==> flow/design.v <==
module SP(
	clk,
	rst_n,
	in_valid,
	in_data,
	in_mode,
	out_valid,
	out_data
);
input clk, rst_n, in_valid;
input [2:0] in_mode;
input [8:0] in_data;
output reg out_valid;
output reg [8:0] out_data;
integer i;
genvar idx;
parameter STATE_IDLE = 3'd0 ;
parameter STATE_MInv = 3'd1 ;
parameter STATE_MMul = 3'd2 ;
parameter STATE_Sort = 3'd3 ;
parameter STATE_Sum  = 3'd4 ;
parameter STATE_OUTPT= 3'd5 ;
reg [2:0] current_state, next_state;
reg [2:0] data_cnt;
reg [2:0] mode;
reg [8:0] a[0:5], b[0:5], c[0:5], d[0:5], e[0:5];
wire [8:0] next_c, next_e;
reg has_sent_b;
wire out_valid_b;
wire [8:0] next_b;
reg has_sent_mod;
reg [1:0] mm_stage;
wire [17:0] mul_in_s0[0:2], mul_in_s1[0:2];
reg [17:0] mul_in[0:2];
wire mul_out_valid[0:2];
wire [8:0] mul_out[0:2];
reg is_mod_finish[0:2];
wire is_all_mod_finish;
reg  [8:0] mul_out_s0[0:2], mul_out_s1[0:2];
reg flag_sort1, flag_sort2;
wire [8:0] next_d0, next_d1, next_d2, next_d3, next_d4, next_d5;
always @(posedge clk or negedge rst_n) begin
	if (!rst_n) 	current_state <= STATE_IDLE ;
	else 			current_state <= next_state ;
end
always @(*) begin
	next_state = current_state ;
	case(current_state)
		STATE_IDLE: begin
			if (data_cnt==6) begin
				if (mode[0]==1) 		next_state = STATE_MInv ;
				else if (mode[1]==1)	next_state = STATE_MMul ;
				else if (mode[2]==1)	next_state = STATE_Sort ;
				else 					next_state = STATE_Sum ;
			end
		end
		STATE_MInv: begin
			if (data_cnt==6) begin
				if (mode[1]==1)			next_state = STATE_MMul ;
				else if (mode[2]==1)	next_state = STATE_Sort ;
				else 					next_state = STATE_Sum ;
			end
		end
		STATE_MMul: begin
			if (mm_stage==3 && is_all_mod_finish==1) begin
				if (mode[2]==1)			next_state = STATE_Sort ;
				else 					next_state = STATE_Sum ;
			end
		end
		STATE_Sort:	if (flag_sort2==1)	next_state = STATE_Sum ;
		STATE_Sum: 	if (mm_stage==1 && is_all_mod_finish==1) 	next_state = STATE_OUTPT ;
		STATE_OUTPT:	if (data_cnt==6)	next_state = STATE_IDLE ;
	endcase
end
always @(posedge clk or negedge rst_n) begin
	if (!rst_n) 	has_sent_b <= 0 ;
	else begin
		if (next_state==STATE_MInv) begin
			if (has_sent_b==0)			has_sent_b <= 1 ;
			else if (out_valid_b==1)	has_sent_b <= 0 ;
		end
		else 	has_sent_b <= 0 ;
	end
end
ModularInversion U_MI( .clk(clk), .rst_n(rst_n), .in_valid( (!has_sent_b)&&(next_state==STATE_MInv) ), .in_a(a[0]), .out_valid(out_valid_b), .out_b(next_b) );
always @(posedge clk or negedge rst_n) begin
	if (!rst_n) 	has_sent_mod <= 0 ;
	else begin
		if (next_state==STATE_MMul || next_state==STATE_Sum) begin
			if (has_sent_mod==0)			has_sent_mod <= 1 ;
			else if (is_all_mod_finish==1)	has_sent_mod <= 0 ;
		end
		else 	has_sent_mod <= 0 ;
	end
end
always @(posedge clk or negedge rst_n) begin
	if (!rst_n) 	mm_stage <= 0 ;
	else begin
		if (next_state==STATE_MMul || next_state==STATE_Sum) begin
			if (is_all_mod_finish==1) 			mm_stage <= mm_stage + 1 ;
		end
		else 	mm_stage <= 0 ;
	end
end
assign mul_in_s0[0] = b[1] * b[2] ;     
assign mul_in_s0[1] = b[3] * b[4] ;     
assign mul_in_s0[2] = b[5] * b[0] ;     
assign mul_in_s1[0] = mul_out_s0[0] * mul_out_s0[1] ;     
assign mul_in_s1[1] = mul_out_s0[1] * mul_out_s0[2] ;     
assign mul_in_s1[2] = mul_out_s0[2] * mul_out_s0[0] ;     
always @(*) begin
	if (next_state==STATE_MMul) begin
		case(mm_stage)
			2'd0: begin
				mul_in[0] = mul_in_s0[0] ;
				mul_in[1] = mul_in_s0[1] ;
				mul_in[2] = mul_in_s0[2] ;
			end
			2'd1: begin
				mul_in[0] = mul_in_s1[0] ;
				mul_in[1] = mul_in_s1[1] ;
				mul_in[2] = mul_in_s1[2] ;
			end
			2'd2: begin
				mul_in[0] = mul_out_s1[0] * b[5] ;		 
				mul_in[1] = mul_out_s1[1] * b[1] ;		 
				mul_in[2] = mul_out_s1[2] * b[3] ;		 
			end
			2'd3: begin
				mul_in[0] = mul_out_s1[0] * b[0] ;		 
				mul_in[1] = mul_out_s1[1] * b[2] ;		 
				mul_in[2] = mul_out_s1[2] * b[4] ;		 
			end
		endcase
	end
	else begin
		case(mm_stage)
			2'd0: begin
				mul_in[0] = a[0] + b[0] + c[0] + d[0] ;
				mul_in[1] = a[2] + b[2] + c[2] + d[2] ;
				mul_in[2] = a[4] + b[4] + c[4] + d[4] ;
			end
			default: begin
				mul_in[0] = a[5] + b[5] + c[5] + d[5] ;
				mul_in[1] = a[1] + b[1] + c[1] + d[1] ;
				mul_in[2] = a[3] + b[3] + c[3] + d[3] ;
			end
		endcase
	end
end
generate
for( idx=0 ; idx<3 ; idx=idx+1) begin : mod_func
	Modular509 U_mod( .clk(clk), .rst_n(rst_n), .in_valid( (!has_sent_mod)&&(next_state==STATE_MMul || next_state==STATE_Sum) ), .in(mul_in[idx]), .out_valid(mul_out_valid[idx]), .out(mul_out[idx]) );
	always @(posedge clk or negedge rst_n) begin
		if (!rst_n) 	is_mod_finish[idx] <= 0 ;
		else begin
			if (mul_out_valid[idx]==1) 		is_mod_finish[idx] <= 1 ;
			else if (is_all_mod_finish==1)	is_mod_finish[idx] <= 0 ;
		end
	end
end
endgenerate
assign is_all_mod_finish = is_mod_finish[0] && is_mod_finish[1] && is_mod_finish[2] ;
generate
for( idx=0 ; idx<3 ; idx=idx+1) begin
	always @(posedge clk or negedge rst_n) begin
		if (!rst_n) 	mul_out_s0[idx] <= 0 ;
		else if (mul_out_valid[idx]==1 && mm_stage==0)	mul_out_s0[idx] <= mul_out[idx] ;     
	end
	always @(posedge clk or negedge rst_n) begin
		if (!rst_n) 	mul_out_s1[idx] <= 0 ;
		else if (mul_out_valid[idx]==1 && mm_stage==1)	mul_out_s1[idx] <= mul_out[idx] ;     
	end
end	
endgenerate
Sort U_Sort( .clk(clk), .rst_n(rst_n), .in0(c[0]), .in1(c[1]), .in2(c[2]), .in3(c[3]), .in4(c[4]), .in5(c[5]), 
			 .out0(next_d0), .out1(next_d1), .out2(next_d2), .out3(next_d3), .out4(next_d4), .out5(next_d5) );
always @(posedge clk or negedge rst_n) begin
	if (!rst_n)		flag_sort1 <= 0 ;
	else begin
		if (current_state==STATE_Sort)	flag_sort1 <= 1 ;
		else 		flag_sort1 <= 0 ;
	end
end
always @(posedge clk or negedge rst_n) begin
	if (!rst_n)		flag_sort2 <= 0 ;
	else 			flag_sort2 <= flag_sort1 ;
end
always @(posedge clk or negedge rst_n) begin
	if (!rst_n) begin
		for( i=0 ; i<6 ; i=i+1 )
			a[i] <= 0 ;
	end
	else begin
		if (in_valid==1) begin
			a[5] <= in_data ;
			for( i=0 ; i<5 ; i=i+1 )
				a[i] <= a[i+1] ;
		end
		else if (out_valid_b==1) begin
			a[5] <= a[0] ;
			for( i=0 ; i<5 ; i=i+1 )
				a[i] <= a[i+1] ;
		end
	end
end
always @(posedge clk or negedge rst_n) begin
	if (!rst_n) begin
		for( i=0 ; i<6 ; i=i+1 )
			b[i] <= 0 ;
	end
	else begin
		if (in_valid==1) begin
			b[5] <= in_data ;
			for( i=0 ; i<5 ; i=i+1 )
				b[i] <= b[i+1] ;
		end
		else if (out_valid_b==1) begin
			b[5] <= next_b ;
			for( i=0 ; i<5 ; i=i+1 )
				b[i] <= b[i+1] ;
		end
	end
end
always @(posedge clk or negedge rst_n) begin
	if (!rst_n) 	c[0] <= 0 ;
	else begin
		if (in_valid==1 || out_valid_b==1) 				c[0] <= c[1] ;
		else if (mm_stage==2 && is_mod_finish[0]==1) 	c[0] <= mul_out[0] ;
	end
end
always @(posedge clk or negedge rst_n) begin
	if (!rst_n) 	c[2] <= 0 ;
	else begin
		if (in_valid==1 || out_valid_b==1) 				c[2] <= c[3] ;
		else if (mm_stage==2 && is_mod_finish[1]==1) 	c[2] <= mul_out[1] ;
	end
end
always @(posedge clk or negedge rst_n) begin
	if (!rst_n) 	c[4] <= 0 ;
	else begin
		if (in_valid==1 || out_valid_b==1) 				c[4] <= c[5] ;
		else if (mm_stage==2 && is_mod_finish[2]==1) 	c[4] <= mul_out[2] ;
	end
end
always @(posedge clk or negedge rst_n) begin
	if (!rst_n) 	c[1] <= 0 ;
	else begin
		if (in_valid==1 || out_valid_b==1) 				c[1] <= c[2] ;
		else if (mm_stage==3 && is_mod_finish[0]==1) 	c[1] <= mul_out[1] ;
	end
end
always @(posedge clk or negedge rst_n) begin
	if (!rst_n) 	c[3] <= 0 ;
	else begin
		if (in_valid==1 || out_valid_b==1) 				c[3] <= c[4] ;
		else if (mm_stage==3 && is_mod_finish[1]==1) 	c[3] <= mul_out[2] ;
	end
end
always @(posedge clk or negedge rst_n) begin
	if (!rst_n) 	c[5] <= 0 ;
	else begin
		if (in_valid==1) 			c[5] <= in_data ;
		else if (out_valid_b==1)	c[5] <= next_b ;
		else if (mm_stage==3 && is_mod_finish[2]==1) 	c[5] <= mul_out[0] ;
	end
end
always @(posedge clk or negedge rst_n) begin
	if (!rst_n) 	d[0] <= 0 ;
	else begin
		if (in_valid==1 || out_valid_b==1) 				d[0] <= d[1] ;
		else if (mm_stage==2 && is_mod_finish[0]==1) 	d[0] <= mul_out[0] ;
		else if (current_state==STATE_Sort)				d[0] <= next_d0 ;
	end
end
always @(posedge clk or negedge rst_n) begin
	if (!rst_n) 	d[2] <= 0 ;
	else begin
		if (in_valid==1 || out_valid_b==1) 				d[2] <= d[3] ;
		else if (mm_stage==2 && is_mod_finish[1]==1) 	d[2] <= mul_out[1] ;
		else if (current_state==STATE_Sort)				d[2] <= next_d2 ;
	end
end
always @(posedge clk or negedge rst_n) begin
	if (!rst_n) 	d[4] <= 0 ;
	else begin
		if (in_valid==1 || out_valid_b==1) 				d[4] <= d[5] ;
		else if (mm_stage==2 && is_mod_finish[2]==1) 	d[4] <= mul_out[2] ;
		else if (current_state==STATE_Sort)				d[4] <= next_d4 ;
	end
end
always @(posedge clk or negedge rst_n) begin
	if (!rst_n) 	d[1] <= 0 ;
	else begin
		if (in_valid==1 || out_valid_b==1) 				d[1] <= d[2] ;
		else if (mm_stage==3 && is_mod_finish[0]==1) 	d[1] <= mul_out[1] ;
		else if (current_state==STATE_Sort)				d[1] <= next_d1 ;
	end
end
always @(posedge clk or negedge rst_n) begin
	if (!rst_n) 	d[3] <= 0 ;
	else begin
		if (in_valid==1 || out_valid_b==1) 				d[3] <= d[4] ;
		else if (mm_stage==3 && is_mod_finish[1]==1) 	d[3] <= mul_out[2] ;
		else if (current_state==STATE_Sort)				d[3] <= next_d3 ;
	end
end
always @(posedge clk or negedge rst_n) begin
	if (!rst_n) 	d[5] <= 0 ;
	else begin
		if (in_valid==1) 			d[5] <= in_data ;
		else if (out_valid_b==1)	d[5] <= next_b ;
		else if (mm_stage==3 && is_mod_finish[2]==1) 	d[5] <= mul_out[0] ;
		else if (current_state==STATE_Sort)				d[5] <= next_d5 ;
	end
end
always @(posedge clk or negedge rst_n) begin
	if (!rst_n) 	e[0] <= 0 ;
	else begin
		if (in_valid==1 || out_valid_b==1) 				e[0] <= e[1] ;
		else if (mm_stage==2 && is_mod_finish[0]==1) 	e[0] <= mul_out[0] ;
		else if (current_state==STATE_Sort)				e[0] <= next_d0 ;
		else if (current_state==STATE_Sum && mm_stage==0 && is_mod_finish[0]==1) 	e[0] <= mul_out[0] ;
	end
end
always @(posedge clk or negedge rst_n) begin
	if (!rst_n) 	e[2] <= 0 ;
	else begin
		if (in_valid==1 || out_valid_b==1) 				e[2] <= e[3] ;
		else if (mm_stage==2 && is_mod_finish[1]==1) 	e[2] <= mul_out[1] ;
		else if (current_state==STATE_Sort)				e[2] <= next_d2 ;
		else if (current_state==STATE_Sum && mm_stage==0 && is_mod_finish[1]==1) 	e[2] <= mul_out[1] ;
	end
end
always @(posedge clk or negedge rst_n) begin
	if (!rst_n) 	e[4] <= 0 ;
	else begin
		if (in_valid==1 || out_valid_b==1) 				e[4] <= e[5] ;
		else if (mm_stage==2 && is_mod_finish[2]==1) 	e[4] <= mul_out[2] ;
		else if (current_state==STATE_Sort)				e[4] <= next_d4 ;
		else if (current_state==STATE_Sum && mm_stage==0 && is_mod_finish[2]==1) 	e[4] <= mul_out[2] ;
	end
end
always @(posedge clk or negedge rst_n) begin
	if (!rst_n) 	e[1] <= 0 ;
	else begin
		if (in_valid==1 || out_valid_b==1) 				e[1] <= e[2] ;
		else if (mm_stage==3 && is_mod_finish[0]==1) 	e[1] <= mul_out[1] ;
		else if (current_state==STATE_Sort)				e[1] <= next_d1 ;
		else if (current_state==STATE_Sum && mm_stage==1 && is_mod_finish[0]==1) 	e[1] <= mul_out[1] ;
	end
end
always @(posedge clk or negedge rst_n) begin
	if (!rst_n) 	e[3] <= 0 ;
	else begin
		if (in_valid==1 || out_valid_b==1) 				e[3] <= e[4] ;
		else if (mm_stage==3 && is_mod_finish[1]==1) 	e[3] <= mul_out[2] ;
		else if (current_state==STATE_Sort)				e[3] <= next_d3 ;
		else if (current_state==STATE_Sum && mm_stage==1 && is_mod_finish[1]==1) 	e[3] <= mul_out[2] ;
	end
end
always @(posedge clk or negedge rst_n) begin
	if (!rst_n) 	e[5] <= 0 ;
	else begin
		if (in_valid==1) 			e[5] <= in_data ;
		else if (out_valid_b==1)	e[5] <= next_b ;
		else if (mm_stage==3 && is_mod_finish[2]==1) 	e[5] <= mul_out[0] ;
		else if (current_state==STATE_Sort)				e[5] <= next_d5 ;
		else if (current_state==STATE_Sum && mm_stage==1 && is_mod_finish[2]==1) 	e[5] <= mul_out[0] ;
	end
end
always @(posedge clk or negedge rst_n) begin
	if (!rst_n)		data_cnt <= 0 ;
	else begin
		if (data_cnt==6) 	data_cnt <= 0 ;
		else if (in_valid==1)	data_cnt <= data_cnt + 1 ;
		else if (out_valid_b==1)	data_cnt <= data_cnt + 1 ;
		else if (next_state==STATE_OUTPT)	data_cnt <= data_cnt + 1 ;
	end
end
always @(posedge clk or negedge rst_n) begin
	if (!rst_n) 	mode <= 0 ;
	else begin
		if (in_valid==1 && data_cnt==0)	
			mode <= in_mode ;
	end
end
always @(posedge clk or negedge rst_n) begin
	if (!rst_n) 	out_valid <= 0 ;
	else begin
		if (next_state==STATE_OUTPT) 	out_valid <= 1 ;
		else 		out_valid <= 0 ;
	end
end
always @(posedge clk or negedge rst_n) begin
	if (!rst_n) 	out_data <= 0 ;
	else begin
		if (next_state==STATE_OUTPT)	out_data <= e[data_cnt];
		else 		out_data <= 0 ;
	end
end
endmodule
module Modular509(clk, rst_n, in_valid, in, out_valid, out);
input clk, rst_n;
input in_valid;
input [17:0] in;
output reg out_valid;
output [8:0] out;
parameter S_IDLE  = 3'd0 ;
parameter S_INPUT = 3'd1 ;
parameter S_CALCU = 3'd2 ;
parameter S_OUTPT = 3'd3 ;
reg [1:0] current_state, next_state;
reg [11:0] in_r;
wire [2:0] overflow;
wire [8:0] nonoverflow;
always @(posedge clk or negedge rst_n) begin
	if (!rst_n) 	current_state <= S_IDLE ;
	else 			current_state <= next_state ;
end
always @(*) begin
	next_state = current_state ;
	case(current_state)
		S_IDLE: 	if (in_valid==1) 	next_state = S_INPUT ;
		S_INPUT: 	next_state = S_CALCU ;
		S_CALCU: 	if (in_r<509)		next_state = S_OUTPT ;
		S_OUTPT: 	next_state = S_IDLE ;
	endcase
end
always @(posedge clk or negedge rst_n) begin
	if (!rst_n) 	in_r <= 0 ;
	else begin
		if (next_state==S_INPUT)		in_r <= in[8:0] + in[17:9]*3 ;
		else if (next_state==S_CALCU)	in_r <= (in_r>=509) ? in_r - 509 : in_r ;
	end
end
always @(posedge clk or negedge rst_n) begin
	if (!rst_n) 	out_valid <= 0 ;
	else begin
		if (next_state==S_OUTPT) 	out_valid <= 1 ;
		else 						out_valid <= 0 ;
	end
end
assign out = in_r ;
endmodule
module ModularInversion(
	clk, 
	rst_n, 
	in_valid, 
	in_a, 
	out_valid, 
	out_b
);
input clk, rst_n;
input in_valid;
input [8:0] in_a;
output reg out_valid;
output reg [8:0] out_b;
parameter S_IDLE  = 2'd0 ;
parameter S_CALCU = 2'd1 ;
parameter S_MODUL = 2'd2 ;
parameter S_OUTPT = 2'd3 ;
reg [2:0] current_state, next_state;
reg [17:0] A, B;
reg [3:0] cnt;
wire out_valid_A, out_valid_B;
wire [8:0] next_A, next_B;
reg is_modA_finish, is_modB_finish;
wire is_mod_finish;
reg flag_sent;
always @(posedge clk or negedge rst_n) begin
	if (!rst_n) 	current_state <= S_IDLE ;
	else 			current_state <= next_state ;
end
always @(*) begin
	next_state = current_state ;
	case(current_state)
		S_IDLE: 	if (in_valid==1) 	next_state = S_CALCU ;
		S_CALCU: 	next_state = S_MODUL ;
		S_MODUL: 	if (is_mod_finish==1)	next_state = (cnt==10) ? S_OUTPT : S_CALCU ;
		S_OUTPT: 	next_state = S_IDLE ;
	endcase
end
Modular509 U_modA( .clk(clk), .rst_n(rst_n), .in_valid( (!flag_sent)&&(next_state==S_MODUL) ), .in(A), .out_valid(out_valid_A), .out(next_A) );
Modular509 U_modB( .clk(clk), .rst_n(rst_n), .in_valid( (!flag_sent)&&(next_state==S_MODUL) ), .in(B), .out_valid(out_valid_B), .out(next_B) );
always @(posedge clk or negedge rst_n) begin
	if (!rst_n) 	is_modA_finish <= 0 ;
	else begin
		if (out_valid_A==1)				is_modA_finish <= 1 ;
		else if (next_state==S_CALCU)	is_modA_finish <= 0 ;
	end
end
always @(posedge clk or negedge rst_n) begin
	if (!rst_n) 	is_modB_finish <= 0 ;
	else begin
		if (out_valid_B==1)				is_modB_finish <= 1 ;
		else if (next_state==S_CALCU)	is_modB_finish <= 0 ;
	end
end
assign is_mod_finish = is_modA_finish && is_modB_finish ;
always @(posedge clk or negedge rst_n) begin
	if (!rst_n) 	flag_sent <= 0 ;
	else begin
		if (next_state==S_MODUL)		flag_sent <= 1 ;
		else if (next_state==S_CALCU)	flag_sent <= 0 ;
	end
end
always @(posedge clk or negedge rst_n) begin
	if (!rst_n) 	cnt <= 0 ;
	else begin
		if (next_state==S_CALCU)		cnt <= cnt + 1 ;
		else if (next_state==S_OUTPT)	cnt <= 0 ;
	end
end
always @(posedge clk or negedge rst_n) begin
	if (!rst_n) 	A <= 0 ;
	else begin
		if (in_valid==1) 						A <= 1 ;
		else if (next_state==S_CALCU && cnt!=3)	A <= A*B ;
		else if (out_valid_A==1)				A <= next_A ;
	end
end
always @(posedge clk or negedge rst_n) begin
	if (!rst_n) 	B <= 0 ;
	else begin
		if (in_valid==1) 				B <= in_a ;
		else if (next_state==S_CALCU)	B <= B*B ;
		else if (out_valid_B==1)		B <= next_B ;
	end
end
always @(posedge clk or negedge rst_n) begin
	if (!rst_n) 	out_valid <= 0 ;
	else begin
		if (next_state==S_OUTPT)	out_valid <= 1 ;
		else 						out_valid <= 0 ;
	end
end
always @(posedge clk or negedge rst_n) begin
	if (!rst_n) 	out_b <= 0 ;
	else begin
		if (next_state==S_OUTPT)	out_b <= A ;
		else 						out_b <= 0 ;
	end
end
endmodule
module Sort(clk, rst_n, in0, in1, in2, in3, in4, in5, out0, out1, out2, out3, out4, out5);
input clk, rst_n;
input [8:0] in0, in1, in2, in3, in4, in5;
output [8:0] out0, out1, out2, out3, out4, out5;
wire [8:0] a[0:3], b[0:2], c[0:3], d[0:2], f[0:3], g[0:1];
reg [8:0] e[0:5];
assign a[0] = ( in0<in1 ) ? in0 : in1 ;
assign a[1] = ( in0<in1 ) ? in1 : in0 ;
assign a[2] = ( a[1]<in2 )? a[1] : in2 ;
assign a[3] = ( a[1]<in2 )? in2 : a[1] ;
assign b[0] = ( a[0]<a[2] ) ? a[0] : a[2] ;
assign b[1] = ( a[0]<a[2] ) ? a[2] : a[0] ;
assign b[2] = a[3] ;
assign c[0] = ( in3<in4 ) ? in3 : in4 ;
assign c[1] = ( in3<in4 ) ? in4 : in3 ;
assign c[2] = ( c[1]<in5 )? c[1] : in5 ;
assign c[3] = ( c[1]<in5 )? in5 : c[1] ;
assign d[0] = ( c[0]<c[2] ) ? c[0] : c[2] ;
assign d[1] = ( c[0]<c[2] ) ? c[2] : c[0] ;
assign d[2] = c[3] ;
always @(posedge clk or negedge rst_n) begin
	if (!rst_n) begin
		e[0] <= 0 ;
		e[1] <= 0 ;
		e[2] <= 0 ;
		e[3] <= 0 ;
		e[4] <= 0 ;
		e[5] <= 0 ;
	end
	else begin
		e[0] <= ( b[0]<d[0] ) ? b[0] : d[0] ;
		e[1] <= ( b[0]<d[0] ) ? d[0] : b[0] ;
		e[2] <= ( b[1]<d[1] ) ? b[1] : d[1] ;
		e[3] <= ( b[1]<d[1] ) ? d[1] : b[1] ;
		e[4] <= ( b[2]<d[2] ) ? b[2] : d[2] ;
		e[5] <= ( b[2]<d[2] ) ? d[2] : b[2] ;
	end
end
assign out0 = e[0] ;
assign out5 = e[5] ;
assign f[0] = ( e[1]<e[2] ) ? e[1] : e[2] ;
assign f[1] = ( e[1]<e[2] ) ? e[2] : e[1] ;
assign f[2] = ( e[3]<e[4] ) ? e[3] : e[4] ;
assign f[3] = ( e[3]<e[4] ) ? e[4] : e[3] ;
assign out1 = f[0] ;
assign out4 = f[3] ;
assign g[0] = ( f[1]<f[2] ) ? f[1] : f[2] ;
assign g[1] = ( f[1]<f[2] ) ? f[2] : f[1] ;
assign out2 = g[0] ;
assign out3 = g[1] ;
endmodule
==> flow/run.sh <==
#!/bin/bash
# the make line also repeats each setting of config.mk as NAME=value (left out here)
make -C /OpenROAD-flow-scripts/flow DESIGN_CONFIG=/design/flow/config.mk WORK_HOME=/design/flow/orfs CLKGATE_MAP_FILE= finish
==> flow/config.mk <==
export PLATFORM = sky130hd
export DESIGN_NAME = SP
export DESIGN_NICKNAME = SP
export VERILOG_FILES = /design/flow/design.v
export SDC_FILE = /design/flow/constraint.sdc
export NUM_CORES = 4
export LEC_CHECK = 0
export CAP_MARGIN = 40
export CORE_MARGIN = 2
export CORE_UTILIZATION = 72
export CTS_CLUSTER_SIZE = 46
export PLACE_DENSITY_LB_ADDON = 0.11
export SETUP_SLACK_MARGIN = -0.5
export SLEW_MARGIN = 20
==> flow/constraint.sdc <==
create_clock -name core_clock -period 6.42 [get_ports {clk}]
set_input_delay 1.2840 -clock core_clock [delete_from_list [all_inputs] [get_ports {clk}]]
set_output_delay 1.2840 -clock core_clock [all_outputs]
set_load 0.01 [all_outputs]
==> flow_summary.yaml, run 1 <==
# physical design summary
outcome:
  outcome: "complete, but fails checks"
  check-failures: "negative setup slack"
yosys:
  yosys.cell_types.count: 108
  most_common_reg_cell: "dfrtp_1"
  synth_top_cell_by_area: "fa_1"
  netlist.area_leader.share_pct: 23.9
  synthCells: 9102
  topCombFamilyByArea: "adder cells"
  fa_ha_area_share_pct: 37.0
  async_set_or_reset_register_ratio_after_synthesis_pct: 100
  synth_seq_share_pct: 17.6
  yosys.area_share.simple_pct: 16.3
  top_cell: "inv_1"
  mappedNetlistArea_um2: 78200
  synth-cells-yosys: 9102
  synth.area.top_cells: "fa_1 (24%), dfrtp_1 (17%), ha_1 (13%)"
  yosys-stat-area_um2: 78200
  synth_nets: 10900
  synth.top_cells.by_count: "inv_1 (1,477), nand2_1 (1,259), fa_1 (933)"
  ys_warn_count: 23
  synth-compound-area-share_pct: 13.1
  ys_ff: 551
  muxShareOfSynthArea_pct: 3.40
  synthesized_area_per_cell_um2: 8.59
  synth-edff-count: 0
  synth.cellmix.xorXnorShare_pct: 3.11
setup_path:
  timing.critical_path.to: "mod_func[2].U_mod.in_r[10]"
  rr_worst_depth: 31
  timing.critical_path.depth: 31
  worstSetupStartpointType: "register"
  cp_max_fo: 7
  timing.critical_path.max_delay_family: "adder cells"
  worstPathBufferInverterCount: 4
  regToRegSetupSlack_ns: -1.53
  rr_endpoint: "mod_func[2].U_mod.in_r[10]"
  critical_path.max_stage_delay_ns: 0.68
  timing.critical_path.required_ns: 6.95
  timing_worst_setup_path_type: "reg2reg"
  crit_path_top_delay_cell: "nor2_1"
  cp-startpoint: "mul_out_s1[2][4]"
  worst_r2r_startpoint: "mul_out_s1[2][4]"
  crit_path_frequent_cell: "fa_1"
  crit_end_element: "register"
  critPathArrivalTime_ns: 8.49
pwr:
  cellPowerDensity_nw_per_um2: 317
  peakVddDrop_mv: 0.888
  p_clk_share_pct: 14.4
  comb-power_uw: 20800
  p_clk_uw: 4280
  power.share.switching_pct: 46.6
  power_frac_comb_pct: 70.0
  power-top-group: "combinational logic"
  p_sw_uw: 13900
  p_int_uw: 15900
  seqPwrFrac_pct: 15.6
  cellLeakagePower_uw: 0.0489
  report.power.total_uw: 29700
  power_sequential_uw: 4650
final_layout:
  num-fill-cells: 5306
  layout-area-overhead-vs-synth_pct: 19.9
  final-instance-count-excl-fill: 11500
  final_net_count: 11800
routing:
  route.vias.total: 77000
  detailedRoute.firstIterationViolations: 11100
  postRouteAntennaNets: 0
  drt-pass1-iter-count: 17
  remaining_drc_errors: 0
  vias_per_cell: 6.72
  wl_per_cell_um: 26.7
  wirelength_mm: 306
sta:
  maxSlewViolCount: 0
  final_min_period_over_clock_period_pct: 124
  maxClockFrequency_mhz: 126
  final_period_demand_of_the_worst_path_ns: 7.95
  final.setup.tns_ns: -59.50
  max-slew-margin-rel_pct: 22.4
  final_count_of_hold_timing_violations: 0
  setup_repair_after_global_routing_missed_its_margin: "true"
  finish_stage_setup_viols: 77
  setup_ws_ns: -1.53
  tightest_slew_ns: 1.16
  fin_worst_skew_ns: 0.0312
cts:
  tritoncts: "built"
  clock-sinks: 551
  tritoncts.num_buffers: 69
  clock.latency.late_pin_ns: 0.66
  ctsRootBufferMaster: "clkbuf_16"
  cts_buffer_depth: 3
  cts_hold_buf: 0
  clkSlewWorstSetupHoldPaths_ns: 0.06
  h-tree-depth: 3
global_routing:
  antenna_found_initial: 23
  globalRouteMet2Util_pct: 77.7
  grt_use_total_pct: 51.0
  grt_use_met3_pct: 14.4
  met1_usage_pct: 60.2
  globalRoute.busiestLayer: "met2"
  vias_in_the_first_global_route: 77100
  overflow_after_grt: 0
  pin_count_of_the_biggest_net_entering_global_routing: 160
  wire_length_of_the_first_global_routing_pass_mm: 434
job:
  drv_cap: 0
  number_of_openroad_warnings: 65
hold_path:
  min_delay_worst_type: "reg2reg"
  holdPathEnd: "flag_sort2"
  hold_depth: 0
  worstHoldStart: "flag_sort1"
floorplan:
  core_ar_um2: 107000
  placement_rows: 120
  die_area_um2: 111000
  die_width_um: 334
  floorplan.io_pins: 25
  fp-utilization_pct: 72.9
  die_h_um: 334
place:
  pre_cts_slack_ns: -1.25
  io_buffer_count: 24
  place.gp.congestion: 1.05
  dp_hpwl_mm: 213
  place_inst: 11100
through the flow:
step	cell area [µm²]	hold WS [ns]	util (%)
6_report	93800	0.357	87.3
5_1_grt	93700	0.367	87.3
4_1_cts	91400	0.359	85.2
3_5_place_dp	87400	0.343	81.4
3_3_place_gp	87200	0.334	81.2
2_1_floorplan	79000	0.331	-
layout make-up:
type                            instances  area [µm²]  area share, %
Multi-Input combinational cell       6600       59600           63.5
Sequential cell                       551       13900           14.8
Timing Repair Buffer                 1283       10500           11.2
Inverter                             1480        5560           5.92
Clock buffer                           86        1930           2.06
Tap cell                             1403        1760           1.87
Clock inverter                         40         495          0.528
Antenna cell                           22        55.1         0.0587
timing repair:
action,CTS,global route
cloned,2,2
setup endpoints to repair,58,61
pin swaps,119,215
resized,263,301
buffers inserted,95,95
metal layers:
layer	share of wire (%)	wire, µm
met1	32	97700
met4	11	35100
met5	0.085	259
met3	14	43500
met2	42	130000
==> run 2, diff against run 1 <==
ABC_AREA = 1   (was not set)
CAP_MARGIN = 35   (was 40)
CELL_PAD_IN_SITES_GLOBAL_PLACEMENT = 2   (was not set)
CORE_ASPECT_RATIO = 0.55   (was not set)
CORE_UTILIZATION = 40   (was 72)
CTS_CLUSTER_DIAMETER = 222   (was not set)
CTS_CLUSTER_SIZE = 25   (was 46)
GPL_ROUTABILITY_DRIVEN = 0   (was not set)
GPL_TIMING_DRIVEN = 0   (was not set)
HOLD_SLACK_MARGIN = 0.08   (was not set)
MAX_ROUTING_LAYER = met4   (was not set)
MIN_ROUTING_LAYER = met2   (was not set)
PLACE_DENSITY_LB_ADDON = 0.07   (was 0.11)
SETUP_SLACK_MARGIN = not set   (was -0.5)
SLEW_MARGIN = 0   (was 20)
TNS_END_PERCENT = 55   (was not set)
clock period = 13.8 ns   (was 6.42 ns; I/O delays follow)
==> flow_summary.yaml, run 2 <==
# implementation run metrics
outcome:
  outcome: "aborted with a tool error"
  fail_step: "global routing"
  flow.first_error: "[ERROR GRT-0116] Global routing finished with congestion. Check the congestion regions in the DRC Viewer."
yosys:
  async_set_or_reset_register_ratio_after_synthesis_pct: 100
  ys_ff: 551
  yosys.area_share.simple_pct: 18.8
  synth-cells-yosys: 10900
  ys_warn_count: 23
  muxShareOfSynthArea_pct: 0.0266
  synthCells: 10900
  mappedNetlistArea_um2: 79900
  fa_ha_area_share_pct: 36.2
  netlist.area_leader.share_pct: 23.4
  synth-edff-count: 0
  topCombFamilyByArea: "adder cells"
  synth.top_cells.by_count: "nand2_1 (2,646), inv_1 (2,525), fa_1 (933)"
  yosys.cell_types.count: 71
  most_common_reg_cell: "dfrtp_1"
  synth-compound-area-share_pct: 11.8
  top_cell: "nand2_1"
  synth_top_cell_by_area: "fa_1"
  yosys-stat-area_um2: 79900
  synth_nets: 12700
  synth.area.top_cells: "fa_1 (23%), dfrtp_1 (17%), ha_1 (13%)"
  synth_seq_share_pct: 17.3
  synth.cellmix.xorXnorShare_pct: 1.73
  synthesized_area_per_cell_um2: 7.34
floorplan:
  placement_rows: 121
  die_h_um: 335
  die_area_um2: 203000
  floorplan.io_pins: 25
  fp-utilization_pct: 40.3
  core_ar_um2: 198000
  die_width_um: 607
cts:
  cts_post_setup_buffers_inserted: 0
  cts_hold_buf: 0
  tritoncts.num_buffers: 26
  clock-sinks: 551
  cts.repair.resized: 0
  ctsRootBufferMaster: "clkbuf_16"
  cts_buffer_depth: 3
  h-tree-depth: 1
place:
  pre_cts_slack_ns: 4.01
  dp_hpwl_mm: 307
  io_buffer_count: 24
global_routing:
  overflow_after_grt: 3511
  grt_use_total_pct: 77.2
## run 2: metrics by stage
| step | instance area, µm² | std cells | setup TNS [ns] | total power [µW] | hold WS [ns] |
|---|---|---|---|---|---|
| 4_1_cts | 85600 | 13700 | 0 | 13200 | 0.350 |
| 3_5_place_dp | 84900 | 13700 | 0 | 12100 | 0.335 |
| 3_3_place_gp | 83400 | 13600 | -9053.34 | 11900 | 0.332 |
| 2_1_floorplan | 79900 | 10900 | 0 | 8290 | 0.331 |
## run 2: per-layer routing
metal	overflow	GRT usage, %
met4	135	40.2
met1	-	-
met5	-	-
met2	84	78.3
met3	3292	97.6
==> run 3, diff against run 2 <==
ABC_AREA = not set   (was 1)
CAP_MARGIN = 0   (was 35)
CELL_PAD_IN_SITES_DETAIL_PLACEMENT = 0   (was not set)
CELL_PAD_IN_SITES_GLOBAL_PLACEMENT = not set   (was 2)
CORE_ASPECT_RATIO = 0.99   (was 0.55)
CORE_UTILIZATION = 72   (was 40)
CTS_CLUSTER_DIAMETER = not set   (was 222)
CTS_CLUSTER_SIZE = 73   (was 25)
GPL_ROUTABILITY_DRIVEN = not set   (was 0)
GPL_TIMING_DRIVEN = not set   (was 0)
HOLD_SLACK_MARGIN = not set   (was 0.08)
MAX_ROUTING_LAYER = not set   (was met4)
MIN_ROUTING_LAYER = not set   (was met2)
PLACE_DENSITY_LB_ADDON = 0.0   (was 0.07)
SETUP_SLACK_MARGIN = -0.53   (was not set)
SLEW_MARGIN = 20   (was 0)
TNS_END_PERCENT = 100   (was 55)
clock period = 6.35 ns   (was 13.8 ns; I/O delays follow)
==> flow_summary.yaml, run 3 <==
# physical design summary
yosys:
  ys_ff: 551
  synth_top_cell_by_area: "fa_1"
  async_set_or_reset_register_ratio_after_synthesis_pct: 100
  fa_ha_area_share_pct: 37.0
  synth.top_cells.by_count: "inv_1 (1,477), nand2_1 (1,259), fa_1 (933)"
  yosys-stat-area_um2: 78200
  synthesized_area_per_cell_um2: 8.59
  most_common_reg_cell: "dfrtp_1"
  synth-edff-count: 0
  ys_warn_count: 23
  synth_seq_share_pct: 17.6
  synthCells: 9102
  synth_nets: 10900
  synth.cellmix.xorXnorShare_pct: 3.11
  top_cell: "inv_1"
  yosys.area_share.simple_pct: 16.3
  topCombFamilyByArea: "adder cells"
  synth.area.top_cells: "fa_1 (24%), dfrtp_1 (17%), ha_1 (13%)"
  synth-cells-yosys: 9102
  yosys.cell_types.count: 108
  synth-compound-area-share_pct: 13.1
  muxShareOfSynthArea_pct: 3.40
  netlist.area_leader.share_pct: 23.9
  mappedNetlistArea_um2: 78200
pwr:
  cellLeakagePower_uw: 0.0486
  comb-power_uw: 21700
  seqPwrFrac_pct: 15.5
  p_clk_uw: 4260
  power_sequential_uw: 4740
  p_sw_uw: 14400
  peakVddDrop_mv: 1.03
  power-top-group: "combinational logic"
  p_clk_share_pct: 13.9
  power_frac_comb_pct: 70.6
  p_int_uw: 16200
  cellPowerDensity_nw_per_um2: 331
  power.share.switching_pct: 47.1
sta:
  final_min_period_over_clock_period_pct: 127
  setup_ws_ns: -1.70
  setup_repair_after_global_routing_missed_its_margin: "true"
  maxClockFrequency_mhz: 124
  final.setup.tns_ns: -65.63
  final_period_demand_of_the_worst_path_ns: 8.05
  max-slew-margin-rel_pct: 21.6
  finish_stage_setup_viols: 67
  final_count_of_hold_timing_violations: 0
  final.hold.worst_slack_ns: 0.354
  maxSlewViolCount: 0
  fin_worst_skew_ns: 0.0367
  tightest_slew_ns: 1.18
routing:
  postRouteAntennaNets: 0
  wirelength_mm: 290
  wl_per_cell_um: 25.4
  remaining_drc_errors: 0
  drt-pass1-iter-count: 12
  detailedRoute.firstIterationViolations: 9771
  vias_per_cell: 6.53
  route.vias.total: 74600
global_routing:
  antenna_found_initial: 17
  vias_in_the_first_global_route: 76400
  grt_use_total_pct: 50.6
  overflow_after_grt: 0
  wire_length_of_the_first_global_routing_pass_mm: 429
  pin_count_of_the_biggest_net_entering_global_routing: 140
setup_path:
  worstSetupStartpointType: "register"
  timing.critical_path.max_delay_family: "AND-OR/OR-AND gates"
  rr_endpoint: "mod_func[2].U_mod.in_r[10]"
  cp_max_fo: 6
  critical_path.max_stage_delay_ns: 0.65
  crit_path_frequent_cell: "a21oi_2"
  timing_worst_setup_path_type: "reg2reg"
  timing.critical_path.depth: 35
  timing.critical_path.to: "mod_func[2].U_mod.in_r[10]"
  worst_r2r_startpoint: "mul_out_s1[2][4]"
  worstPathBufferInverterCount: 5
  crit_end_element: "register"
  rr_worst_depth: 35
  regToRegSetupSlack_ns: -1.70
  critPathArrivalTime_ns: 8.58
  crit_path_top_delay_cell: "a222oi_1"
  timing.critical_path.required_ns: 6.88
  cp-startpoint: "mul_out_s1[2][4]"
hold_path:
  min_delay_worst_type: "reg2reg"
  worstHoldStart: "flag_sort1"
  holdPathEnd: "flag_sort2"
  hold_depth: 0
cts:
  clock.latency.late_pin_ns: 0.67
  clock-sinks: 551
  h-tree-depth: 3
  tritoncts.num_buffers: 67
  clkSlewWorstSetupHoldPaths_ns: 0.06
  tritoncts: "built"
  cts_buffer_depth: 3
  ctsRootBufferMaster: "clkbuf_16"
  cts_hold_buf: 0
job:
  drv_cap: 0
  number_of_openroad_warnings: 66
final_layout:
  final_design_area_no_fill_um2: 92800
  num-fill-cells: 5830
  final_net_count: 11700
  layout-area-overhead-vs-synth_pct: 18.6
place:
  io_buffer_count: 24
  dp_hpwl_mm: 212
  place_area_um2: 87400
  place.gp.congestion: 1.05
  pre_cts_slack_ns: -1.23
floorplan:
  die_area_um2: 111000
  floorplan.io_pins: 25
  placement_rows: 120
  die_h_um: 332
  fp-utilization_pct: 72.5
  die_width_um: 335
  core_ar_um2: 108000
outcome:
  check-failures: "negative setup slack"
  outcome: "complete, but fails checks"
run 3: layout make-up:
cell class / instances / area, µm² / area share, %
diodes: 18 / 45.0 / 0.0485
flip-flops and latches: 551 / 13900 / 15.0
multi-input cells: 6600 / 59200 / 63.8
clock inverters: 34 / 482 / 0.519
inverters: 1480 / 5560 / 5.99
well taps: 1403 / 1760 / 1.89
clock buffers: 86 / 1840 / 1.98
repair buffers: 1252 / 10100 / 10.8
run 3: stage by stage:
step	utilization, %	total power, µW	std cells
finish	85.9	30700	11400
global route	85.9	31800	11400
CTS	84.8	27900	11400
detailed placement	80.9	22400	11100
global placement	80.9	21800	11100
floorplan	-	14900	9102
run 3: per-layer routing:
layer | up-vias | global-route usage (%) | share of wire, %
met4 | 20 | 38.8 | 10
met3 | 2011 | 16.0 | 13
li1 | 31000 | - | -
met1 | 35800 | 58.8 | 33
met5 | - | 0.782 | 0.082
met2 | 5719 | 77.9 | 44
run 3: what timing repair did:
item                                    in CTS  in global routing
gates resized                              279                209
pin swaps                                  147                161
gates cloned                                 1                  0
setup buffers                              122                 68
endpoints found under the setup margin      58                 61
==> run 4, diff against run 3 <==
CAP_MARGIN = 40   (was 0)
CELL_PAD_IN_SITES_DETAIL_PLACEMENT = not set   (was 0)
CORE_ASPECT_RATIO = not set   (was 0.99)
CTS_CLUSTER_SIZE = 74   (was 73)
SETUP_SLACK_MARGIN = not set   (was -0.53)
TNS_END_PERCENT = not set   (was 100)
clock period = 7.05 ns   (was 6.35 ns; I/O delays follow)
==> flow_summary.yaml, run 4 <==
# physical design summary
floorplan:
  die_area_um2: 111000
  fp-utilization_pct: 72.9
  die_width_um: 334
  floorplan.io_pins: 25
  placement_rows: 120
  die_h_um: 334
  core_ar_um2: 107000
yosys:
  netlist.area_leader.share_pct: 23.9
  yosys-stat-area_um2: 78200
  yosys.cell_types.count: 108
  ys_ff: 551
  synthesized_area_per_cell_um2: 8.59
  synth.cellmix.xorXnorShare_pct: 3.11
  fa_ha_area_share_pct: 37.0
  synth_top_cell_by_area: "fa_1"
  synth-compound-area-share_pct: 13.1
  synth-cells-yosys: 9102
  mappedNetlistArea_um2: 78200
  synth-edff-count: 0
  synthCells: 9102
  topCombFamilyByArea: "adder cells"
  yosys.area_share.simple_pct: 16.3
  top_cell: "inv_1"
  muxShareOfSynthArea_pct: 3.40
  ys_warn_count: 23
  synth.top_cells.by_count: "inv_1 (1,477), nand2_1 (1,259), fa_1 (933)"
  most_common_reg_cell: "dfrtp_1"
  synth.area.top_cells: "fa_1 (24%), dfrtp_1 (17%), ha_1 (13%)"
  synth_nets: 10900
  synth_seq_share_pct: 17.6
  async_set_or_reset_register_ratio_after_synthesis_pct: 100
setup_path:
  critical_path.max_stage_delay_ns: 0.68
  worstPathBufferInverterCount: 9
  timing.critical_path.required_ns: 7.59
  crit_end_element: "register"
  rr_worst_depth: 35
  cp_max_fo: 5
  timing.critical_path.depth: 35
  crit_path_frequent_cell: "fa_1"
  rr_endpoint: "mod_func[2].U_mod.in_r[10]"
  worst_r2r_startpoint: "mul_out_s0[0][2]"
  timing_worst_setup_path_type: "reg2reg"
  critPathArrivalTime_ns: 8.54
  timing.critical_path.max_delay_family: "adder cells"
  regToRegSetupSlack_ns: -0.95
  crit_path_top_delay_cell: "fa_1"
  worstSetupStartpointType: "register"
  timing.critical_path.to: "mod_func[2].U_mod.in_r[10]"
  cp-startpoint: "mul_out_s0[0][2]"
sta:
  max-slew-margin-rel_pct: 32.7
  setup_repair_after_global_routing_missed_its_margin: "true"
  tightest_slew_ns: 0.994
  fin_worst_skew_ns: 0.0372
  final_period_demand_of_the_worst_path_ns: 8.00
  final_count_of_hold_timing_violations: 0
  maxSlewViolCount: 0
  finish_stage_setup_viols: 53
  maxClockFrequency_mhz: 125
  final_min_period_over_clock_period_pct: 113
  setup_ws_ns: -0.946
place:
  place_area_um2: 86100
  dp_hpwl_mm: 208
  io_buffer_count: 24
  place.gp.congestion: 1.03
outcome:
  check-failures: "negative setup slack"
  outcome: "complete, but fails checks"
global_routing:
  grt_use_total_pct: 49.4
  overflow_after_grt: 0
  pin_count_of_the_biggest_net_entering_global_routing: 126
  wire_length_of_the_first_global_routing_pass_mm: 422
  vias_in_the_first_global_route: 75200
  antenna_found_initial: 16
cts:
  clock.latency.late_pin_ns: 0.67
  ctsRootBufferMaster: "clkbuf_16"
  cts_hold_buf: 0
  cts_buffer_depth: 3
  tritoncts.num_buffers: 67
  clkSlewWorstSetupHoldPaths_ns: 0.06
  tritoncts: "built"
  clock-sinks: 551
  h-tree-depth: 3
job:
  number_of_openroad_warnings: 53
  drv_cap: 0
final_layout:
  final_design_area_no_fill_um2: 93000
  finish.utilization_pct: 86.7
  final_net_count: 11600
  layout-area-overhead-vs-synth_pct: 18.9
pwr:
  power.share.switching_pct: 46.8
  cellLeakagePower_uw: 0.0485
  p_int_uw: 14200
  power_sequential_uw: 4280
  comb-power_uw: 18500
  p_sw_uw: 12500
  p_clk_share_pct: 14.8
  p_clk_uw: 3950
  seqPwrFrac_pct: 16.0
  peakVddDrop_mv: 0.911
  power-top-group: "combinational logic"
  power_frac_comb_pct: 69.2
  cellPowerDensity_nw_per_um2: 288
hold_path:
  min_delay_worst_type: "reg2reg"
  worstHoldStart: "flag_sort1"
  holdPathEnd: "flag_sort2"
  hold_depth: 0
routing:
  postRouteAntennaNets: 0
  remaining_drc_errors: 0
  route.vias.total: 73900
  drt-pass1-iter-count: 13
  wl_per_cell_um: 25.4
  wirelength_mm: 288
  detailedRoute.firstIterationViolations: 9589
  vias_per_cell: 6.52
run 4: cell type report:
cell class / count / area (µm²)
multi-input cells: 6601 / 59400
fillers: 5537 / 14300
flip-flops and latches: 551 / 13900
repair buffers: 1178 / 9990
inverters: 1480 / 5560
clock buffers: 90 / 1920
well taps: 1403 / 1760
clock inverters: 32 / 508
diodes: 5 / 12.5
run 4: routing by layer:
layer	vias to the layer above	wire length, µm	global-route usage, %
met5	-	213	0
li1	30800	-	-
met2	5661	125000	75.5
met4	24	28600	38.0
met3	1893	38700	14.6
met1	35500	95600	58.8
run 4: metrics by stage:
stage / TNS, ns / std cells / total power (µW) / worst slack, ns / hold slack, ns
2_1_floorplan: -0.534 / 9102 / 13400 / -0.0337 / 0.331
3_3_place_gp: -8.20 / 11000 / 18900 / -0.314 / 0.332
3_5_place_dp: -17.01 / 11000 / 19400 / -0.534 / 0.336
4_1_cts: -0.844 / 11200 / 24300 / -0.146 / 0.353
5_1_grt: -28.21 / 11300 / 27900 / -1.11 / 0.355
6_report: -13.27 / 11300 / 26800 / -0.946 / 0.352
run 4: repair_timing:
| item | in CTS | in global routing |
|---|---|---|
| cloned | 2 | 0 |
| resized | 327 | 284 |
| pin swaps | 134 | 199 |
| hold endpoints to repair | 0 | 0 |
| setup buffers | 137 | 90 |
| setup endpoints to repair | 55 | 57 |
==> run 5, diff against run 4 <==
CAP_MARGIN = 0   (was 40)
CORE_UTILIZATION = 70   (was 72)
CTS_CLUSTER_SIZE = not set   (was 74)
MAX_ROUTING_LAYER = met4   (was not set)
PLACE_DENSITY_LB_ADDON = not set   (was 0.0)
SETUP_SLACK_MARGIN = 1.8   (was not set)
clock period = 6.48 ns   (was 7.05 ns; I/O delays follow)
==> flow_summary.yaml, run 5 <==
# implementation run metrics
yosys:
  synth.cellmix.xorXnorShare_pct: 3.11
  synth.area.top_cells: "fa_1 (24%), dfrtp_1 (17%), ha_1 (13%)"
  synth-compound-area-share_pct: 13.1
  ys_ff: 551
  muxShareOfSynthArea_pct: 3.40
  ys_warn_count: 23
  yosys.cell_types.count: 108
  synth.top_cells.by_count: "inv_1 (1,477), nand2_1 (1,259), fa_1 (933)"
  synth_seq_share_pct: 17.6
  synthCells: 9102
  synth-edff-count: 0
  async_set_or_reset_register_ratio_after_synthesis_pct: 100
  mappedNetlistArea_um2: 78200
  yosys-stat-area_um2: 78200
  yosys.area_share.simple_pct: 16.3
  synth_nets: 10900
  netlist.area_leader.share_pct: 23.9
  synthesized_area_per_cell_um2: 8.59
  fa_ha_area_share_pct: 37.0
  top_cell: "inv_1"
  topCombFamilyByArea: "adder cells"
  synth-cells-yosys: 9102
  most_common_reg_cell: "dfrtp_1"
  synth_top_cell_by_area: "fa_1"
floorplan:
  core_ar_um2: 111000
  die_h_um: 338
  fp-utilization_pct: 70.6
  placement_rows: 122
  die_width_um: 338
  die_area_um2: 114000
  floorplan.io_pins: 25
cts:
  h-tree-depth: 3
  clock-sinks: 551
  cts_buffer_depth: 3
  tritoncts.num_buffers: 66
  ctsRootBufferMaster: "clkbuf_16"
place:
  place.gp.congestion: 1.05
  io_buffer_count: 24
  dp_hpwl_mm: 212
outcome:
  outcome: "aborted with a tool error"
  fail_step: "global routing"
run 5: stage by stage:
step	std cells	total power (µW)	area, µm²	setup slack (ns)	utilization [%]
CTS	11400	27400	92200	-0.735	83.2
detailed placement	11200	21800	87500	-0.983	78.9
floorplan	9102	15000	79900	-0.604	-
global placement	11200	21400	87500	-0.891	78.9
run 5: timing repair:
| item | 4_1_cts |
|---|---|
| gates cloned | 4 |
| resized | 387 |
| endpoints found under the setup margin | 172 |
| hold buffers | 0 |
| hold endpoints to repair | 0 |
| pin swaps | 188 |
| setup buffers | 109 |
==> run 6, diff against run 5 <==
ABC_AREA = 0   (was not set)
CAP_MARGIN = 20   (was 0)
CORE_MARGIN = 9   (was 2)
CORE_UTILIZATION = 28   (was 70)
CTS_CLUSTER_SIZE = 73   (was not set)
MAX_ROUTING_LAYER = not set   (was met4)
MIN_ROUTING_LAYER = met1   (was not set)
PLACE_DENSITY_LB_ADDON = 0.02   (was not set)
SETUP_SLACK_MARGIN = -0.35   (was 1.8)
SLEW_MARGIN = 10   (was 20)
clock period = 10.4 ns   (was 6.48 ns; I/O delays follow)
==> flow_summary.yaml, run 6 <==
# physical design summary
final_layout:
  num-fill-cells: 29800
  layout-area-overhead-vs-synth_pct: 9.67
  final_net_count: 10700
setup_path:
  crit_path_top_delay_cell: "a2111oi_0"
  cp-startpoint: "c[4][6]"
  crit_path_frequent_cell: "a21o_1"
  critical_path.max_stage_delay_ns: 0.52
  rr_endpoint: "U_Sort.e[3][2]"
  worstSetupStartpointType: "register"
  timing.critical_path.to: "U_Sort.e[3][2]"
  cp_max_fo: 21
  crit_end_element: "register"
  regToRegSetupSlack_ns: 1.41
  worst_r2r_startpoint: "c[4][6]"
  timing_worst_setup_path_type: "reg2reg"
  timing.critical_path.required_ns: 10.99
  timing.critical_path.depth: 37
  worstPathBufferInverterCount: 2
  rr_worst_depth: 37
  critPathArrivalTime_ns: 9.57
  timing.critical_path.max_delay_family: "AND-OR/OR-AND gates"
sta:
  finish_stage_setup_viols: 0
  maxSlewViolCount: 0
  fin_worst_skew_ns: 0.0528
  final_period_demand_of_the_worst_path_ns: 8.99
  setup_ws_ns: 1.41
  final.hold.worst_slack_ns: 0.348
  tightest_slew_ns: 1.15
  max-slew-margin-rel_pct: 23.0
  final.setup.tns_ns: 0
  final_min_period_over_clock_period_pct: 86.4
  setup_repair_after_global_routing_missed_its_margin: "false"
  final_count_of_hold_timing_violations: 0
  maxClockFrequency_mhz: 111
global_routing:
  overflow_after_grt: 0
  grt_use_total_pct: 21.3
  pin_count_of_the_biggest_net_entering_global_routing: 151
  antenna_found_initial: 25
  wire_length_of_the_first_global_routing_pass_mm: 473
  vias_in_the_first_global_route: 65600
yosys:
  synth_seq_share_pct: 17.6
  ys_ff: 551
  muxShareOfSynthArea_pct: 3.40
  topCombFamilyByArea: "adder cells"
  netlist.area_leader.share_pct: 23.9
  fa_ha_area_share_pct: 37.0
  synth.cellmix.xorXnorShare_pct: 3.11
  synth-cells-yosys: 9102
  synth-compound-area-share_pct: 13.1
  synth.area.top_cells: "fa_1 (24%), dfrtp_1 (17%), ha_1 (13%)"
  ys_warn_count: 23
  top_cell: "inv_1"
  synth-edff-count: 0
  synth.top_cells.by_count: "inv_1 (1,477), nand2_1 (1,259), fa_1 (933)"
  synthCells: 9102
  synthesized_area_per_cell_um2: 8.59
  mappedNetlistArea_um2: 78200
  async_set_or_reset_register_ratio_after_synthesis_pct: 100
  most_common_reg_cell: "dfrtp_1"
  synth_nets: 10900
  yosys-stat-area_um2: 78200
  yosys.area_share.simple_pct: 16.3
  synth_top_cell_by_area: "fa_1"
  yosys.cell_types.count: 108
floorplan:
  die_h_um: 547
  core_ar_um2: 277000
  fp-utilization_pct: 28.2
  placement_rows: 193
  die_area_um2: 299000
  floorplan.io_pins: 25
  die_width_um: 547
hold_path:
  hold_depth: 0
  holdPathEnd: "flag_sort2"
  worstHoldStart: "flag_sort1"
  min_delay_worst_type: "reg2reg"
routing:
  met3_length_mm: 10.3
  wirelength_mm: 324
  remaining_drc_errors: 0
  vias_per_cell: 4.93
  detailedRoute.firstIterationViolations: 4059
  route.vias.total: 62600
  drt-pass1-iter-count: 6
  top_signal_layer_used: "met5"
  postRouteAntennaNets: 0
  route.met2.wl_mm: 154
  wl_per_cell_um: 25.5
  detail_route.wirelength.met1_mm: 152
pwr:
  power_sequential_uw: 3050
  p_clk_share_pct: 19.6
  comb-power_uw: 9490
  power.share.switching_pct: 50.1
  peakVddDrop_mv: 0.355
  cellPowerDensity_nw_per_um2: 182
  cellLeakagePower_uw: 0.0434
  p_sw_uw: 7810
  p_int_uw: 7780
  seqPwrFrac_pct: 19.5
  power_frac_comb_pct: 60.9
  p_clk_uw: 3050
  power-top-group: "combinational logic"
cts:
  clkSlewWorstSetupHoldPaths_ns: 0.06
  h-tree-depth: 3
  clock-sinks: 551
  clock.latency.late_pin_ns: 0.74
  tritoncts.num_buffers: 82
  cts.repair.resized: 0
  cts_buffer_depth: 3
  tritoncts: "built"
  cts_hold_buf: 0
  cts_post_setup_buffers_inserted: 0
  ctsRootBufferMaster: "clkbuf_16"
place:
  pre_cts_slack_ns: 1.42
  dp_hpwl_mm: 253
  io_buffer_count: 24
  place.gp.congestion: 0.860
job:
  number_of_openroad_warnings: 70
  drv_cap: 0
outcome:
  outcome: "timing/DRC/antenna clean"
run 6: cell type report:
class | count | area, µm² | area share, %
antenna | 13 | 32.5 | 0.0379
clock buffer | 121 | 2430 | 2.83
clock inverter | 31 | 444 | 0.518
inverter | 1480 | 5560 | 6.48
multi-input combinational | 6599 | 57100 | 66.6
sequential | 551 | 13800 | 16.1
tap | 3705 | 4640 | 5.40
timing repair buffer | 210 | 1760 | 2.05
run 6: layer usage:
layer | global-route usage (%) | up-vias
li1 | - | 29000
met1 | 29.7 | 32400
met2 | 36.2 | 1055
met3 | 1.67 | 243
met4 | 4.30 | 4
met5 | 0 | -
run 6: through the flow:
stage          total power [µW]  cell area [µm²]  utilization, %  instances
6_report                  15600            85800            30.9      12700
5_1_grt                   16700            85800            30.9      12700
3_3_place_gp              12600            82900            29.9      12500
2_1_floorplan              8920            78200               -       9102
3_5_place_dp              12600            82900            29.9      12500
4_1_cts                   15700            85700            30.9      12700
==> run 7, diff against run 6 <==
ABC_AREA = not set   (was 0)
CORE_MARGIN = 2   (was 9)
CORE_UTILIZATION = 72   (was 28)
CTS_CLUSTER_DIAMETER = 397   (was not set)
CTS_CLUSTER_SIZE = 100   (was 73)
MIN_ROUTING_LAYER = not set   (was met1)
PLACE_DENSITY_LB_ADDON = not set   (was 0.02)
SETUP_SLACK_MARGIN = -0.26   (was -0.35)
SLEW_MARGIN = 20   (was 10)
clock period = 4.84 ns   (was 10.4 ns; I/O delays follow)
==> flow_summary.yaml, run 7 <==
# implementation run metrics
yosys:
  top_cell: "inv_1"
  async_set_or_reset_register_ratio_after_synthesis_pct: 100
  netlist.area_leader.share_pct: 23.9
  synth-cells-yosys: 9102
  synth_top_cell_by_area: "fa_1"
  most_common_reg_cell: "dfrtp_1"
  topCombFamilyByArea: "adder cells"
  synth_nets: 10900
  fa_ha_area_share_pct: 37.0
  synthCells: 9102
  mappedNetlistArea_um2: 78200
  synth.cellmix.xorXnorShare_pct: 3.11
  yosys-stat-area_um2: 78200
  synth-edff-count: 0
  ys_ff: 551
  yosys.area_share.simple_pct: 16.3
  yosys.cell_types.count: 108
  muxShareOfSynthArea_pct: 3.40
  synthesized_area_per_cell_um2: 8.59
  synth_seq_share_pct: 17.6
  synth.top_cells.by_count: "inv_1 (1,477), nand2_1 (1,259), fa_1 (933)"
  synth.area.top_cells: "fa_1 (24%), dfrtp_1 (17%), ha_1 (13%)"
  ys_warn_count: 23
  synth-compound-area-share_pct: 13.1
floorplan:
  die_h_um: 334
  die_area_um2: 111000
  die_width_um: 334
  placement_rows: 120
  fp-utilization_pct: 72.9
  core_ar_um2: 107000
  floorplan.io_pins: 25
outcome:
  flow.first_error: "[ERROR GRT-0232] Routing congestion too high. Check the congestion heatmap in the GUI."
  fail_step: "global routing"
  outcome: "aborted with a tool error"
global_routing:
  overflow_after_grt: 1465
  grt_use_total_pct: 86.2
cts:
  cts_buffer_depth: 3
  tritoncts.num_buffers: 9
  h-tree-depth: 1
  ctsRootBufferMaster: "clkbuf_16"
  cts_hold_buf: 0
  clock-sinks: 551
place:
  dp_hpwl_mm: 228
  io_buffer_count: 24
  place.gp.congestion: 1.04
  pre_cts_slack_ns: -2.70
  place_inst: 11600
==> run 7: metal layers <==
layer	GRT overflow	global-route usage [%]
met5	7	44.4
met4	513	89.0
met3	101	75.8
met2	757	99.6
met1	87	84.0
==> run 7: through the flow <==
step                power (µW)  cell area, µm²  utilization, %
detailed placement       32200           91300            85.0
CTS                      37400           94600            88.1
floorplan                20000           79800               -
global placement         31200           91300            85.0
==> run 7: repair_timing <==
action                     4_1_cts
cloned                           6
pin swaps                      219
setup buffers                  152
setup endpoints to repair      123
resized                        458
==> run 8, diff against run 7 <==
ABC_AREA = 1   (was not set)
CTS_CLUSTER_DIAMETER = 228   (was 397)
CTS_CLUSTER_SIZE = not set   (was 100)
PLACE_DENSITY_LB_ADDON = 0.04   (was not set)
SETUP_SLACK_MARGIN = not set   (was -0.26)
clock period = 6.32 ns   (was 4.84 ns; I/O delays follow)
==> flow_summary.yaml, run 8 <==
# implementation run metrics
yosys:
  mappedNetlistArea_um2: 79900
  synthesized_area_per_cell_um2: 7.34
  synth-cells-yosys: 10900
  yosys.area_share.simple_pct: 18.8
  synth.top_cells.by_count: "nand2_1 (2,646), inv_1 (2,525), fa_1 (933)"
  topCombFamilyByArea: "adder cells"
  ys_warn_count: 23
  muxShareOfSynthArea_pct: 0.0266
  synth-edff-count: 0
  synth.area.top_cells: "fa_1 (23%), dfrtp_1 (17%), ha_1 (13%)"
  synth-compound-area-share_pct: 11.8
  most_common_reg_cell: "dfrtp_1"
  yosys.cell_types.count: 71
  top_cell: "nand2_1"
  async_set_or_reset_register_ratio_after_synthesis_pct: 100
  ys_ff: 551
  netlist.area_leader.share_pct: 23.4
  synth_top_cell_by_area: "fa_1"
  synth_nets: 12700
  yosys-stat-area_um2: 79900
  synthCells: 10900
  synth.cellmix.xorXnorShare_pct: 1.73
  synth_seq_share_pct: 17.3
  fa_ha_area_share_pct: 36.2
global_routing:
  grt_use_total_pct: 75.3
  overflow_after_grt: 389
floorplan:
  die_h_um: 337
  floorplan.io_pins: 25
  die_area_um2: 114000
  placement_rows: 122
  die_width_um: 337
  core_ar_um2: 110000
  fp-utilization_pct: 72.4
outcome:
  flow.first_error: "[ERROR GRT-0232] Routing congestion too high. Check the congestion heatmap in the GUI."
  outcome: "aborted with a tool error"
  fail_step: "global routing"
cts:
  h-tree-depth: 2
  tritoncts.num_buffers: 60
  clock-sinks: 551
  cts_hold_buf: 0
  cts_buffer_depth: 3
  ctsRootBufferMaster: "clkbuf_16"
place:
  place_area_um2: 88700
  place.gp.congestion: 1.09
  io_buffer_count: 24
  dp_hpwl_mm: 232
run 8: timing repair:
| action | in CTS |
|---|---|
| gates resized | 454 |
| pin swaps | 189 |
| cloned | 1 |
| setup buffers | 149 |
| endpoints found under the setup margin | 65 |
run 8: per-layer routing:
metal	global-route usage [%]	overflow
met5	34.3	3
met4	72.0	134
met3	59.5	46
met2	91.7	183
met1	76.4	23
run 8: per-stage QoR:
| stage | instances | setup TNS, ns | hold slack, ns | worst slack (ns) |
|---|---|---|---|---|
| CTS | 13200 | -6.42 | 0.353 | -0.472 |
| detailed placement | 13000 | -27.19 | 0.349 | -0.928 |
| global placement | 13000 | -17.87 | 0.335 | -0.782 |
| floorplan | 10900 | -0.869 | 0.331 | -0.184 |
==> run 9, diff against run 8 <==
ABC_AREA = not set   (was 1)
CELL_PAD_IN_SITES_DETAIL_PLACEMENT = 0   (was not set)
CORE_ASPECT_RATIO = 0.99   (was not set)
CTS_CLUSTER_DIAMETER = not set   (was 228)
CTS_CLUSTER_SIZE = 73   (was not set)
PLACE_DENSITY_LB_ADDON = 0.0   (was 0.04)
SETUP_SLACK_MARGIN = 2.11   (was not set)
TNS_END_PERCENT = 60   (was not set)
clock period = 7.44 ns   (was 6.32 ns; I/O delays follow)
==> flow_summary.yaml, run 9 <==
# physical design summary
cts:
  tritoncts.num_buffers: 68
  ctsRootBufferMaster: "clkbuf_16"
  clock-sinks: 551
  clkSlewWorstSetupHoldPaths_ns: 0.07
  h-tree-depth: 3
  clock.latency.late_pin_ns: 0.68
  cts_hold_buf: 0
  tritoncts: "built"
  cts_buffer_depth: 3
setup_path:
  timing.critical_path.to: "mod_func[1].U_mod.in_r[11]"
  cp_max_fo: 8
  worstPathBufferInverterCount: 3
  timing_worst_setup_path_type: "reg2reg"
  timing.critical_path.depth: 34
  regToRegSetupSlack_ns: -0.21
  worstSetupStartpointType: "register"
  worst_r2r_startpoint: "mul_out_s1[1][4]"
  cp-startpoint: "mul_out_s1[1][4]"
  rr_endpoint: "mod_func[1].U_mod.in_r[11]"
  crit_path_top_delay_cell: "a222oi_1"
  rr_worst_depth: 34
  timing.critical_path.required_ns: 8.03
  critical_path.max_stage_delay_ns: 0.62
  timing.critical_path.max_delay_family: "adder cells"
  crit_path_frequent_cell: "nor2_1"
  crit_end_element: "register"
  critPathArrivalTime_ns: 8.24
sta:
  maxSlewViolCount: 0
  final_period_demand_of_the_worst_path_ns: 7.65
  final.hold.worst_slack_ns: 0.365
  tightest_slew_ns: 1.27
  setup_ws_ns: -0.213
  final_count_of_hold_timing_violations: 0
  maxClockFrequency_mhz: 131
  max-slew-margin-rel_pct: 15.4
  finish_stage_setup_viols: 39
  fin_worst_skew_ns: 0.0595
  final_min_period_over_clock_period_pct: 103
  setup_repair_after_global_routing_missed_its_margin: "true"
floorplan:
  die_area_um2: 111000
  fp-utilization_pct: 72.5
  core_ar_um2: 108000
  die_width_um: 335
  placement_rows: 120
  die_h_um: 332
  floorplan.io_pins: 25
routing:
  postRouteAntennaNets: 0
  wirelength_mm: 278
  remaining_drc_errors: 0
  drt-pass1-iter-count: 15
  route.vias.total: 71800
  vias_per_cell: 6.54
  detailedRoute.firstIterationViolations: 8744
  wl_per_cell_um: 25.3
yosys:
  synth_seq_share_pct: 17.6
  synth.area.top_cells: "fa_1 (24%), dfrtp_1 (17%), ha_1 (13%)"
  mappedNetlistArea_um2: 78200
  muxShareOfSynthArea_pct: 3.40
  most_common_reg_cell: "dfrtp_1"
  fa_ha_area_share_pct: 37.0
  synth_top_cell_by_area: "fa_1"
  yosys.area_share.simple_pct: 16.3
  ys_warn_count: 23
  synth-cells-yosys: 9102
  netlist.area_leader.share_pct: 23.9
  yosys.cell_types.count: 108
  synthCells: 9102
  synth_nets: 10900
  top_cell: "inv_1"
  yosys-stat-area_um2: 78200
  synth-edff-count: 0
  synthesized_area_per_cell_um2: 8.59
  synth.top_cells.by_count: "inv_1 (1,477), nand2_1 (1,259), fa_1 (933)"
  topCombFamilyByArea: "adder cells"
  async_set_or_reset_register_ratio_after_synthesis_pct: 100
  synth.cellmix.xorXnorShare_pct: 3.11
  synth-compound-area-share_pct: 13.1
  ys_ff: 551
pwr:
  peakVddDrop_mv: 1.17
  power-top-group: "combinational logic"
  comb-power_uw: 17500
  power_frac_comb_pct: 69.2
  report.power.total_uw: 25300
  power_sequential_uw: 4100
  cellLeakagePower_uw: 0.0466
  p_sw_uw: 11900
  seqPwrFrac_pct: 16.2
  p_clk_share_pct: 14.6
  p_int_uw: 13300
  power.share.switching_pct: 47.3
  p_clk_uw: 3700
  cellPowerDensity_nw_per_um2: 278
global_routing:
  vias_in_the_first_global_route: 72500
  overflow_after_grt: 0
  antenna_found_initial: 20
  pin_count_of_the_biggest_net_entering_global_routing: 217
  wire_length_of_the_first_global_routing_pass_mm: 410
  grt_use_total_pct: 48.2
final_layout:
  layout-area-overhead-vs-synth_pct: 16.1
  num-fill-cells: 6041
  final_design_area_no_fill_um2: 90800
  multiInputGateArea_um2: 60100
  final_net_count: 11300
  finish.utilization_pct: 84.1
  seqCellArea_um2: 13900
job:
  number_of_openroad_warnings: 64
  drv_cap: 0
place:
  dp_hpwl_mm: 201
  place.gp.congestion: 1.06
  place_area_um2: 83100
  io_buffer_count: 24
hold_path:
  min_delay_worst_type: "reg2reg"
  holdPathEnd: "flag_sort2"
  worstHoldStart: "flag_sort1"
  hold_depth: 0
outcome:
  outcome: "complete, but fails checks"
  check-failures: "negative setup slack"
[run 9: stage by stage]
step	std cells	setup TNS, ns	worst slack (ns)
after floorplan	9102	0	0.356
after global placement	10500	0	0.0343
after detailed placement	10500	-2.81	-0.154
after CTS	10900	0	0.270
after global routing	11000	-12.80	-0.350
final	11000	-3.38	-0.213
[run 9: layout make-up]
cell class | instances | area share (%)
Antenna cell | 10 | 0.0276
Multi-Input combinational cell | 6602 | 66.1
Clock inverter | 35 | 0.514
Sequential cell | 551 | 15.4
Inverter | 1480 | 6.12
Tap cell | 1403 | 1.93
Timing Repair Buffer | 807 | 7.78
Clock buffer | 91 | 2.13
[run 9: layer usage]
layer,track usage (%),part of all wire (%),up-vias
met3,12.8,13,1765
li1,-,-,30100
met5,0,0.030,-
met2,72.9,43,5351
met1,59.2,34,34600
met4,36.4,9.8,14
[run 9: repair_timing]
item | CTS | global route
resized | 380 | 348
pin swaps | 198 | 181
hold endpoints to repair | 0 | 0
gates cloned | 6 | 5
setup endpoints to repair | 163 | 168
buffers inserted | 198 | 89
Power is estimated from default activity; no workload was simulated.
